==> try-yarrow <==
// uart_top
module uart_top (
	input 		clk,    
	input 		rst_n,
	input 		uart_rx,
	output		uart_tx
);
parameter CLK_FRE 		= 50;
parameter UART_RATE 	= 115200;
localparam SEND = 2'd0, WAIT = 2'd1;
reg [1:0] state;
reg  [31:0] wait_cnt;
reg  [ 7:0] send_cnt;
reg  [ 7:0] send_data;
reg  	    send_en;
wire [ 7:0] recv_data;
wire 		recv_en;
wire 		send_busy;
parameter 	ENG_NUM  = 9; 
parameter 	CHE_NUM  = 2; 
parameter 	DATA_NUM = CHE_NUM * 3 + ENG_NUM;  
wire [ DATA_NUM * 8 - 1:0] char_data = {8'hE4,8'hBD,8'hA0,8'hE5,8'hA5,8'hBD,"  World","\r\n"};
wire [ 7:0] char_byte = (send_cnt < DATA_NUM) ? char_data[ (DATA_NUM - 1 - send_cnt) * 8 +: 8] : 8'h00;
always@(posedge clk)
	if(!rst_n)begin
		state 		<= SEND;
		wait_cnt 	<= 0;
		send_cnt 	<= 0;
		send_en 	<= 'b0;
	end
	else
	case(state)
		SEND:begin  
			if(send_cnt == DATA_NUM + 1)begin 
				send_en 	<= 'b0;
				send_cnt 	<=  0;
				state 		<= WAIT;
			end
			else if(!send_busy)begin
				send_en 	<= 'b1;
				send_data 	<= char_byte;
				send_cnt 	<= send_cnt + 1;
			end
		end
		WAIT: 
			if(wait_cnt == CLK_FRE * 1000_000)begin 
				wait_cnt <= 0;
				state <= SEND;
			end
  ...
Settings: LEC_CHECK=0, CAP_MARGIN=0, CORE_ASPECT_RATIO=0.69, CORE_MARGIN=2, CORE_UTILIZATION=72, CTS_CLUSTER_DIAMETER=400, CTS_CLUSTER_SIZE=10, PLACE_DENSITY_LB_ADDON=0.12, SETUP_SLACK_MARGIN=0.92, SLEW_MARGIN=40; clock period 3.12 ns.
run.sh (not shown) runs the stock make flow with config.mk's settings and CLKGATE_MAP_FILE=.
==> try-xenon: changes against try-yarrow <==
Settings changed: CAP_MARGIN 0 to 20, CORE_ASPECT_RATIO 0.69 to unset, CTS_CLUSTER_DIAMETER 400 to 104, CTS_CLUSTER_SIZE 10 to 14, HOLD_SLACK_MARGIN set to 0.28, PLACE_DENSITY_LB_ADDON 0.12 to 0.15, SETUP_SLACK_MARGIN 0.92 to 0.93, SLEW_MARGIN 40 to 20.
==> reports/results.ini <==
[grt]
grt_use_met2=0.446
grt_pass1_wl_mm=19.2

[status]
outcome=finished clean

[setup_path]
cp.arrival_ns=2.39

[route]
drt_iter0_drc=366

[final_timing]
skew_ns=0.00604

(the above is from try-yarrow)
==> reports/results.ini <==
[grt]
grt_use_met2=0.440
grt_pass1_wl_mm=17.5

[cells_and_area]
n_all_inverters=22

[final_timing]
skew_ns=0.00910

[setup_path]
cpLargestDelayFamily=simple AND/OR/NAND/NOR gates

[logic_synthesis]
synth_warnings=3

[status]
outcome=finished clean

[route]
totalWireLength_mm=10.2

(the above is from try-xenon)

==> inputs of 07-15 <==
==> flow/design.v <==
module uart_rx#(
	parameter CLK_FRE 	= 50,
	parameter UART_RATE = 115200
	) (
	input 				clk,    
	input 				rst_n,
	output 	 			recv_en,	
	output reg 	[ 7:0] 	recv_data,	
	input 				rx_pin 
);
parameter  RATE_CNT = (CLK_FRE * 1000_000 / UART_RATE) - 1;
reg [10:0] clk_cnt;
localparam WAIT = 2'd0, START = 2'd1, RECV = 2'd2, STOP = 2'd3;
reg [1:0] state;
assign recv_en = clk_cnt == RATE_CNT * 3 / 2;
reg [ 7:0] recv_data_r;
reg [ 2:0] recv_cnt;
always@(posedge clk)
	if(!rst_n)begin
		state 		<= WAIT;
		clk_cnt 	<= 0;
		recv_data 	<= 0;
	end
	else
	case(state)
		WAIT:
			if(!rx_pin)begin 
				recv_cnt <= 'd0;
				state <= START;
			end
		START:begin 
			if(clk_cnt == RATE_CNT / 2)begin 
				clk_cnt <= 0;
				state <= RECV;
			end
			else
				clk_cnt <= clk_cnt + 1;
		end
		RECV:begin 
			if(clk_cnt == RATE_CNT)begin 
				clk_cnt <= 0;
				recv_data_r[recv_cnt] <= rx_pin;
				recv_cnt <= recv_cnt + 1;
				state <= (recv_cnt == 7 )?STOP : RECV ;
			end
			else
				clk_cnt <= clk_cnt + 1;
		end
		STOP:begin 
			recv_data <= recv_data_r;
			if(clk_cnt == RATE_CNT * 3 / 2)begin 
				clk_cnt <= 0;
				state <= WAIT;
			end
			else 
				clk_cnt <= clk_cnt + 1;
		end
	endcase
endmodule
module uart_tx#(
	parameter CLK_FRE 	= 50,
	parameter UART_RATE = 115200
	) (
	input 				clk,    
	input 				rst_n,
	input 				send_en ,	
	output 	 			send_busy ,	
	input 		[ 7:0] 	send_data ,	
	output reg 			tx_pin
);
parameter  RATE_CNT = (CLK_FRE * 1000_000 / UART_RATE) - 1;
reg [10:0] clk_cnt;
localparam WAIT = 2'd0, START = 2'd1, SEND = 2'd2, STOP = 2'd3;
reg [1:0] state;
assign send_busy = state != WAIT;
reg [ 7:0] send_data_r;
reg [ 2:0] send_cnt;
always@(posedge clk)
	if(!rst_n)begin
		state 	<= WAIT;
		clk_cnt <= 0;
		tx_pin 	<= 1;
	end
	else
	case(state)
		WAIT:
			if(send_en)begin 
				send_data_r <= send_data;
				send_cnt <= 'd0;
				state <= START;
			end
		START:begin 
			tx_pin <= 0;
			if(clk_cnt == RATE_CNT)begin 
				clk_cnt <= 0;
				state <= SEND;
			end
			else
				clk_cnt <= clk_cnt + 1;
		end
		SEND:begin 
			tx_pin <= send_data_r[send_cnt];
			if(clk_cnt == RATE_CNT)begin 
				clk_cnt <= 0;
				send_cnt <= send_cnt + 1;
				state <= (send_cnt == 7 )?STOP : SEND ;
			end
			else
				clk_cnt <= clk_cnt + 1;
		end
		STOP:begin 
			tx_pin <= 1;
			if(clk_cnt == RATE_CNT)begin 
				clk_cnt <= 0;
				state <= WAIT;
			end
			else
				clk_cnt <= clk_cnt + 1;
		end
	endcase
endmodule
module uart_top (
	input 		clk,    
	input 		rst_n,
	input 		uart_rx,
	output		uart_tx
);
parameter CLK_FRE 		= 50;
parameter UART_RATE 	= 115200;
localparam SEND = 2'd0, WAIT = 2'd1;
reg [1:0] state;
reg  [31:0] wait_cnt;
reg  [ 7:0] send_cnt;
reg  [ 7:0] send_data;
reg  	    send_en;
wire [ 7:0] recv_data;
wire 		recv_en;
wire 		send_busy;
parameter 	ENG_NUM  = 9; 
parameter 	CHE_NUM  = 2; 
parameter 	DATA_NUM = CHE_NUM * 3 + ENG_NUM;  
wire [ DATA_NUM * 8 - 1:0] char_data = {8'hE4,8'hBD,8'hA0,8'hE5,8'hA5,8'hBD,"  World","\r\n"};
wire [ 7:0] char_byte = (send_cnt < DATA_NUM) ? char_data[ (DATA_NUM - 1 - send_cnt) * 8 +: 8] : 8'h00;
always@(posedge clk)
	if(!rst_n)begin
		state 		<= SEND;
		wait_cnt 	<= 0;
		send_cnt 	<= 0;
		send_en 	<= 'b0;
	end
	else
	case(state)
		SEND:begin  
			if(send_cnt == DATA_NUM + 1)begin 
				send_en 	<= 'b0;
				send_cnt 	<=  0;
				state 		<= WAIT;
			end
			else if(!send_busy)begin
				send_en 	<= 'b1;
				send_data 	<= char_byte;
				send_cnt 	<= send_cnt + 1;
			end
		end
		WAIT: 
			if(wait_cnt == CLK_FRE * 1000_000)begin 
				wait_cnt <= 0;
				state <= SEND;
			end
			else begin
				send_en <= recv_en;
				send_data <= recv_data;
				wait_cnt <= wait_cnt + 1;
			end
	endcase
uart_tx #(
	.CLK_FRE 	(CLK_FRE 	),
	.UART_RATE 	(UART_RATE 	)
	)uart_tx_m0(
	.clk 		(clk 		),
	.rst_n 		(rst_n 		),
	.send_en 	(send_en 	),
	.send_busy 	(send_busy 	),
	.send_data 	(send_data 	),
	.tx_pin 	(uart_tx 	)
	);
uart_rx #(
	.CLK_FRE 	(CLK_FRE 	),
	.UART_RATE 	(UART_RATE 	)
	)uart_rx_m0(
	.clk 		(clk 		),
	.rst_n 		(rst_n 		),
	.recv_en 	(recv_en 	),
	.recv_data 	(recv_data 	),
	.rx_pin 	(uart_rx 	)
	);
endmodule
==> flow/run.sh <==
#!/bin/bash
# the make line also repeats each setting of config.mk as NAME=value (left out here)
make -C /OpenROAD-flow-scripts/flow DESIGN_CONFIG=/design/flow/config.mk WORK_HOME=/design/flow/orfs CLKGATE_MAP_FILE= finish
==> flow/config.mk <==
export PLATFORM = sky130hd
export DESIGN_NAME = uart_top
export DESIGN_NICKNAME = uart_top
export VERILOG_FILES = /design/flow/design.v
export SDC_FILE = /design/flow/constraint.sdc
export NUM_CORES = 4
export LEC_CHECK = 0
export CAP_MARGIN = 20
export CORE_ASPECT_RATIO = 0.91
export CORE_MARGIN = 2
export CORE_UTILIZATION = 72
export CTS_CLUSTER_DIAMETER = 104
export CTS_CLUSTER_SIZE = 14
export HOLD_SLACK_MARGIN = 0.28
export PLACE_DENSITY_LB_ADDON = 0.15
export SETUP_SLACK_MARGIN = 0.92
export SLEW_MARGIN = 20
==> flow/constraint.sdc <==
create_clock -name core_clock -period 3.12 [get_ports {clk}]
set_input_delay 0.6240 -clock core_clock [delete_from_list [all_inputs] [get_ports {clk}]]
set_output_delay 0.6240 -clock core_clock [all_outputs]
set_load 0.01 [all_outputs]
==> inputs of 07-28, as changes to 07-15 <==
CTS_CLUSTER_DIAMETER = 28   (was 104)
HOLD_SLACK_MARGIN = -0.09   (was 0.28)
SETUP_SLACK_MARGIN = 0.93   (was 0.92)
==> inputs of 07-21, as changes to 07-15 <==
CAP_MARGIN = 0   (was 20)
CORE_ASPECT_RATIO = not set   (was 0.91)
CTS_CLUSTER_DIAMETER = 400   (was 104)
CTS_CLUSTER_SIZE = 10   (was 14)
HOLD_SLACK_MARGIN = not set   (was 0.28)
PLACE_DENSITY_LB_ADDON = 0.12   (was 0.15)
==> comparison table <==
                                                                      07-15                   07-21                   07-28
Outcome                                            timing/DRC/antenna clean  timing/DRC/antenna clean  timing/DRC/antenna clean
Post-layout period usage                                              0.678                   0.697                   0.680
GR Util All Layers                                                    0.268                   0.254                   0.268
Met3 global-route usage                                              0.0675                  0.0539                  0.0675
Standby leakage power                                               2.10 nW                 2.09 nW                 2.11 nW
Number of global-route vias before repair                              3942                    3905                    3942
Nets@finish                                                             618                     622                     621
Register fraction of the total cell area                              0.428                   0.428                   0.426
Latest clock arrival within the worst-skew pair                      360 ps                  370 ps                  360 ps
Setup repair after global routing missed its margin                   false                    true                   false
Critical path fanouts, max                                                3                       4                       3
Tally of non-filler cells in the final layout                           694                     701                     697
Highest Clock Rate                                                  473 MHz                 460 MHz                 471 MHz
Count of clock buffers in the final design                               12                      11                      12
Capturing point of the worst reg2reg path            uart_tx_m0.send_cnt[1]  uart_tx_m0.send_cnt[2]  uart_tx_m0.send_cnt[1]
No activity file was given, so power comes from the tool's default toggle rates.
